## exp/amber
==> flow/design.v <==
`timescale 1ns / 1ns
    localparam int PREGS   = 128;
    localparam int PREG_W  = $clog2(PREGS);    
    localparam int ROB_DEPTH = 16;
    localparam int ROB_PTR_W = $clog2(ROB_DEPTH);
    typedef enum logic [3:0] {
        NA,
        ADD,
        SUB,
        ANDD,
        ORR,
        RSHIFT,
        SLTIU,
        LUI
    } ALUCTRL;
    typedef enum logic [3:0] {
        NOFUNC,
        ALU,
        MEM,
        BRANCH
    } FUNCU;
    typedef enum logic {
        BHW,
        WORD
    } MEMDATATYPE;
    typedef enum logic {
        STORE,
        LOAD
    } LOADSTORE;
    typedef struct packed {
        logic [31:0] instr;
        logic [31:0] pc;
    } fetch_t;
    typedef struct packed {
        logic [31:0] instr;
        logic [31:0] pc;         
        logic [6:0]  opcode;
        logic [4:0]  rs1;        
        logic        rs1Used;
        logic [4:0]  rs2;
        logic        rs2Used;
        logic [4:0]  rd;
        logic        rdUsed;
        logic [31:0] imm;
        logic        immUsed;
        logic        spec;
        logic        lsType;     
        logic        loadStore;  
        logic        branch;
        logic        jump;
        logic        speculative;
        logic [3:0]  aluop;
        logic [3:0]  funcU;
    } decode_t;
    typedef struct packed {
        logic [PREG_W-1:0] rs1;
        logic [PREG_W-1:0] rs2;
        logic [PREG_W-1:0] rd;
        logic [PREG_W-1:0] old_rd;
        logic [4:0] arch_rd;
        logic [31:0] pc;
        logic [6:0]  opcode;
        logic [31:0] imm;
        logic        imm_used;
        logic        rd_used;
        logic [3:0]  aluop;
        logic [3:0]  funcU;
        logic [1:0]  load_store_type;    
        logic        speculative;
        logic        jump;
        logic        branch;
    } rename_t;
    typedef struct packed {
        logic        valid;
        logic        ready;
        logic [PREG_W-1:0] rs1;
        logic [PREG_W-1:0] rs2;
        logic [PREG_W-1:0] rd;
        logic [PREG_W-1:0] old_rd;
        logic [ROB_PTR_W-1:0] ROB_tag;
        logic [ROB_PTR_W-1:0] ROB_tag_clone;  
        logic [31:0] pc;
        logic [6:0]  opcode;
        logic [31:0] imm;
        logic        imm_used;
        logic        rd_used;
        logic [3:0]  aluop;
        logic [3:0]  funcU;
        logic [1:0]  load_store_type;
        logic        speculative;
        logic        jump;
        logic        branch;
        logic [31:0] rs1_val;
        logic [31:0] rs2_val;
        logic        rs1_rdy;
        logic        rs2_rdy;
        logic [6:0]  rs1_tag;    
        logic [6:0]  rs2_tag;
    } rs_entry_t;
    typedef rs_entry_t dispatch_t;
    typedef struct packed {
        logic        valid;
        logic        completed;
        logic        has_dest;
        logic [4:0]        arch_rd;
        logic [PREG_W-1:0] dest_preg;
        logic [PREG_W-1:0] old_preg;
        logic        is_branch;
        logic [31:0] pc;
    } rob_entry_t;
    typedef struct packed {
        logic [PREG_W-1:0] rd_addr;
        logic [31:0] rs1_val;
        logic rs1_used;
        logic [31:0] rs2_val;
        logic rs2_used;
        logic [31:0] imm_val;
        logic imm_used;
        logic [3:0] aluop;
        logic [ROB_PTR_W-1:0] ROB_tag;
    } alu_entry_t;
    typedef struct packed {
        logic [PREG_W-1:0] rd_addr;
        logic [31:0] rd_val;
        logic completed;
        logic [ROB_PTR_W-1:0] ROB_tag;
    } alu_out_t;
    typedef struct packed {
        logic [PREG_W-1:0] rd_addr;
        logic [31:0] rs1_val;
        logic rs1_used;
        logic [31:0] rs2_val;
        logic rs2_used;
        logic [31:0] imm_val;
        logic imm_used;
        logic jump;
        logic branch;
        logic [31:0] pc;
        logic took_branch;
        logic [ROB_PTR_W-1:0] ROB_tag;
    } branch_entry_t;
    typedef struct packed {
        logic [PREG_W-1:0] rd_addr;
        logic [31:0] rd_val;
        logic [31:0] dest_addr;
        logic branch_taken;  
        logic completed;
        logic mispredict;
        logic [ROB_PTR_W-1:0] ROB_tag;
    } branch_out_t;
    typedef struct packed {
        logic [PREG_W-1:0] rd_addr;
        logic [31:0] rs1_val;
        logic rs1_used;
        logic [31:0] rs2_val;
        logic rs2_used;
        logic [31:0] imm_val;
        logic imm_used;
        logic lsType;  
        logic loadStore;  
        logic [31:0] pc;
        logic [ROB_PTR_W-1:0] ROB_tag;
    } lsu_entry_t;
    typedef struct packed {
        logic [PREG_W-1:0] rd_addr; 
        logic [31:0] rd_val;
        logic completed;
        logic [ROB_PTR_W-1:0] ROB_tag;
    } lsu_out_t;
    typedef struct packed {
        logic [PREG_W-1:0] rd_addr;      
        logic [31:0]       rd_val;       
        logic              completed;    
        logic              mispredict;   
        logic [ROB_PTR_W-1:0] ROB_tag;  
        logic              branch_taken;  
        logic [31:0]       dest_addr;     
        logic [1:0]        src_fu;        
    } wb_packet_t;
    localparam int RS_ENTRY_W     = 204;    
    localparam int FETCH_T_W      = 64;
    localparam int DECODE_T_W     = 136;
    localparam int RENAME_T_W     = 119;
    localparam int ALU_OUT_T_W    = 44;
    localparam int BRANCH_OUT_T_W = 78;
    localparam int LSU_OUT_T_W    = 44;
`timescale 1ns / 1ns
module prioritydecoder 
#(
    parameter WIDTH = 4
)(
    input logic [WIDTH-1:0] in,
    output logic [$clog2(WIDTH)-1:0] out,
    output logic valid
);
    always_comb begin
        valid = 1'b0;
        out   = '0;
        for (int i = WIDTH-1; i >= 0; i--) begin
            if (in[i] && !valid) begin
                valid = 1'b1;
                out   = i[$clog2(WIDTH)-1:0];  
            end
        end
    end
endmodule
`timescale 1ns / 1ns
 `timescale 1ns / 1ns
module reservation_station #(
    parameter int  RS_DEPTH   = 8
)(
    input  logic      clk_i,
    input  logic      rst_i,
    input  logic      recover_i,
    input  logic      disp_valid_i,
    output logic      disp_ready_o,
    input  logic [RS_ENTRY_W-1:0] disp_entry_i,    
    output logic      issue_valid_o,
    input  logic      issue_ready_i,
    output logic [RS_ENTRY_W-1:0] issue_entry_o,   
    input  logic       cdb_valid_i,
    input  logic [6:0] cdb_tag_i
);
    logic [RS_ENTRY_W-1:0] entries [RS_DEPTH];      
    rs_entry_t rd_tmp;                  
    rs_entry_t nx_tmp;                  
    logic [RS_ENTRY_W-1:0] entries_n [RS_DEPTH];
    logic [RS_DEPTH-1:0] valid_vec;
    logic [RS_DEPTH-1:0] ready_vec;
    always_comb begin
        for (int i = 0; i < RS_DEPTH; i++) begin
            rd_tmp       = entries[i];
            valid_vec[i] = rd_tmp.valid;
            ready_vec[i] = rd_tmp.rs1_rdy & rd_tmp.rs2_rdy;  
        end
    end
    logic [RS_DEPTH-1:0] free_mask; 
    assign free_mask = ~valid_vec;
    logic [$clog2(RS_DEPTH)-1:0] free_idx;
    logic have_free;
    prioritydecoder #(.WIDTH(RS_DEPTH)) u_dec_free (
        .in   (free_mask),
        .out  (free_idx),
        .valid(have_free)
    );
    assign disp_ready_o = have_free && !recover_i;
    wire do_insert = disp_valid_i && disp_ready_o;
    logic [RS_DEPTH-1:0] issue_mask;
    assign issue_mask = valid_vec & ready_vec;
    logic [$clog2(RS_DEPTH)-1:0] issue_idx;
    logic have_issue;
    prioritydecoder #(.WIDTH(RS_DEPTH)) u_dec_issue (
        .in   (issue_mask),
        .out  (issue_idx),
        .valid(have_issue)
    );
    logic                          hold_valid;      
    rs_entry_t                      hold_entry;      
    logic [$clog2(RS_DEPTH)-1:0]    hold_idx;        
    wire cand_valid = have_issue && !recover_i;      
    wire do_issue   = issue_valid_o && issue_ready_i;  
    always_ff @(posedge clk_i or posedge rst_i) begin
        if (rst_i) begin
            hold_valid <= 1'b0;                     
            hold_entry <= '0;                       
            hold_idx   <= '0;                       
        end else if (recover_i) begin
            hold_valid <= 1'b0;
            hold_entry <= '0;
            hold_idx   <= '0;
        end else begin
            if (!hold_valid && cand_valid) begin    
                hold_valid <= 1'b1;                 
                hold_entry <= entries[issue_idx];   
                hold_idx   <= issue_idx;            
            end
            if (hold_valid && issue_ready_i) begin  
                hold_valid <= 1'b0;                 
            end
        end
    end
    assign issue_valid_o = hold_valid && !recover_i;       
    assign issue_entry_o = hold_valid ? hold_entry : '0;   
    always_comb begin
        for (int i = 0; i < RS_DEPTH; i++) begin
            nx_tmp = entries[i];
            if (cdb_valid_i && nx_tmp.valid) begin
                if (!nx_tmp.rs1_rdy && (nx_tmp.rs1_tag == cdb_tag_i))
                    nx_tmp.rs1_rdy = 1'b1;
                if (!nx_tmp.rs2_rdy && (nx_tmp.rs2_tag == cdb_tag_i))
                    nx_tmp.rs2_rdy = 1'b1;
            end
            if (do_insert && (free_idx == i)) begin
                nx_tmp       = disp_entry_i;
                nx_tmp.valid = 1'b1;
            end
            if (do_issue && !(do_insert && (hold_idx == free_idx)) && (hold_idx == i)) begin
                nx_tmp.valid   = 1'b0;
                nx_tmp.rs1_rdy = 1'b0;
                nx_tmp.rs2_rdy = 1'b0;
            end
            entries_n[i] = nx_tmp;
        end
    end
    always_ff @(posedge clk_i or posedge rst_i) begin
        if (rst_i) begin
            for (int i = 0; i < RS_DEPTH; i++) begin
                entries[i] <= '0;
            end
        end else if (recover_i) begin
            for (int i = 0; i < RS_DEPTH; i++) begin
                entries[i] <= '0;
            end
        end else begin
            for (int i = 0; i < RS_DEPTH; i++) begin
                entries[i] <= entries_n[i];
            end
        end
    end
endmodule
Settings: LEC_CHECK=0, CAP_MARGIN=20, CORE_MARGIN=2, CORE_UTILIZATION=72, CTS_CLUSTER_DIAMETER=396, CTS_CLUSTER_SIZE=14, SETUP_SLACK_MARGIN=0.49, SLEW_MARGIN=20; clock period 3.3 ns.
run.sh (not shown) runs the stock make flow with config.mk's settings and CLKGATE_MAP_FILE=.
Inputs modified between exp/amber and exp/fjord:
- CORE_UTILIZATION changed from 72 to 35
- CTS_CLUSTER_DIAMETER removed (was 396)
- CTS_CLUSTER_SIZE removed (was 14)
- SETUP_SLACK_MARGIN removed (was 0.49)
- PLACE_DENSITY newly set to 0.55
- CORE_MARGIN changed from 2 to 4
- the clock period (ns, I/O delays scaled along) changed from 3.3 to 10.0
Results
- Relative to exp/amber, the cell area of exp/fjord is higher by about 2.3%.
- Number of setup violations in the final report came out exactly the same in exp/fjord and exp/amber.
- When exp/fjord is set beside exp/amber, its share of the cycle needed by the critical path after routing turns out to be 34 points smaller.
[inputs] exp/maple vs exp/fjord
- putting SETUP_SLACK_MARGIN at 0.78 where nothing was set
- swapping 35 for 61 in CORE_UTILIZATION
- swapping 10.0 for 4.49 in the clock period (ns, I/O delays scaled along)
Findings:
- Row share of total power in combinational logic: exp/maple higher / exp/fjord lower
- Diff exp/fjord..exp/maple | number of buffers inserted by hold repair at cts | unchanged
- Least setup slack across all paths after layout deteriorates in exp/maple relative to exp/fjord.
- Between exp/fjord and exp/maple, number of nets in the finished design increased.
- Timing endpoint of the critical path: disp_ready_o -> exp/maple, issue_entry_o[108] -> exp/fjord
- exp/maple: full flow OK, the timing, DRC and antenna checks passed
- Worst hold-check path type = reg2reg: exp/fjord; worst hold-check path type = in2reg: exp/maple
- Min half-perimeter wire length after placement across exp/fjord and exp/maple: exp/maple
- exp/maple ends up with a fraction of power consumed by sequential logic that is 2.0 points higher than in exp/fjord.
- Taking exp/fjord as the reference, in exp/maple number of well taps lower, utilization higher, critical path depth higher.
- dfrtp_1 as the cell type of the slowest stage on the worst timing path was reported by exp/maple, and dfrtp_4 by exp/fjord.
Relative to exp/maple, the following input files were edited for exp/cedar:
- CORE_UTILIZATION: 61 -> 72
- PLACE_DENSITY: 0.55 -> unset
- CORE_MARGIN: 4 -> 2
- CTS_CLUSTER_SIZE: unset -> 14
- SETUP_SLACK_MARGIN: 0.78 -> 0.48
- HOLD_SLACK_MARGIN: unset -> -0.09
- the clock period (ns, I/O delays scaled along): 4.49 -> 3.28
### Flow results
Delta(register-to-register slack, exp/cedar - exp/maple) < 0
Compared with exp/maple, exp/cedar shows a smallest setup slack after layout that is 540 ps lower.
exp/cedar vs exp/maple — via count of the first global-routing pass climbed by a few percent
Taking exp/maple as the reference point, the routed wire length per instance of exp/cedar rises by about 1.6%.
diff inputs: exp/cedar => exp/yarrow
- swapping -0.09 for 0.3 in HOLD_SLACK_MARGIN
- putting CTS_CLUSTER_DIAMETER at 354 where nothing was set
- swapping 14 for 15 in CTS_CLUSTER_SIZE
- swapping 0.48 for 0.49 in SETUP_SLACK_MARGIN
[summary]
- exp/yarrow finished every stage; the final checks, however, were not passed, the failures being slew limit.
- exp/yarrow against exp/cedar: register-to-register slack saw little to no change, all-layer global routing usage fell 0.72 points, sequential share of cell area up 1.3 points, layout sequential cell count closely matched the old numbers, part of the power in the clock network down 7.2 points.
- Measured against each other, exp/yarrow and exp/cedar differ in setup slack, the higher figure coming from exp/yarrow.
- Between exp/cedar and exp/yarrow, transition time at the pin with the least slew margin increased.
- exp/yarrow — final antenna diode count 1 higher, exp/cedar as reference
- Relative to exp/cedar, the total power draw measured on exp/yarrow has decreased by more than 10%.
#### Input delta (exp/delta over exp/yarrow)
- CTS_CLUSTER_DIAMETER removed (was 354)
- CORE_UTILIZATION changed from 72 to 57
- HOLD_SLACK_MARGIN removed (was 0.3)
- SETUP_SLACK_MARGIN changed from 0.49 to 1.79
- CTS_CLUSTER_SIZE removed (was 15)
- the clock period (ns, I/O delays scaled along) changed from 3.28 to 7.21
exp/delta — overall power consumption about 50% lower, exp/yarrow as reference
Diff exp/yarrow -> exp/delta: global-route wire length before repair increased by 11 mm relative to the old numbers, overall routed net length went up 3.2%, sequential group share of total power went down by 6.4 points.
Comparing exp/delta against exp/yarrow, there is no change at all in yosys stat cell total.
exp/delta closes out successfully: all stages finished, all timing, DRC and antenna checks passed.
Per the comparison of exp/delta with exp/yarrow, worst-case headroom to the max-slew limit up 33 points; HPWL after detailed placement down 4.7 mm.
Delta (exp/delta minus exp/yarrow): all-layer global routing usage saw a decrease; area growth from synthesis to final layout increased 0.90 points; number of diodes added for antenna fixing decreased by 16 relative to the old numbers.
Power and IR drop assume default switching activity.
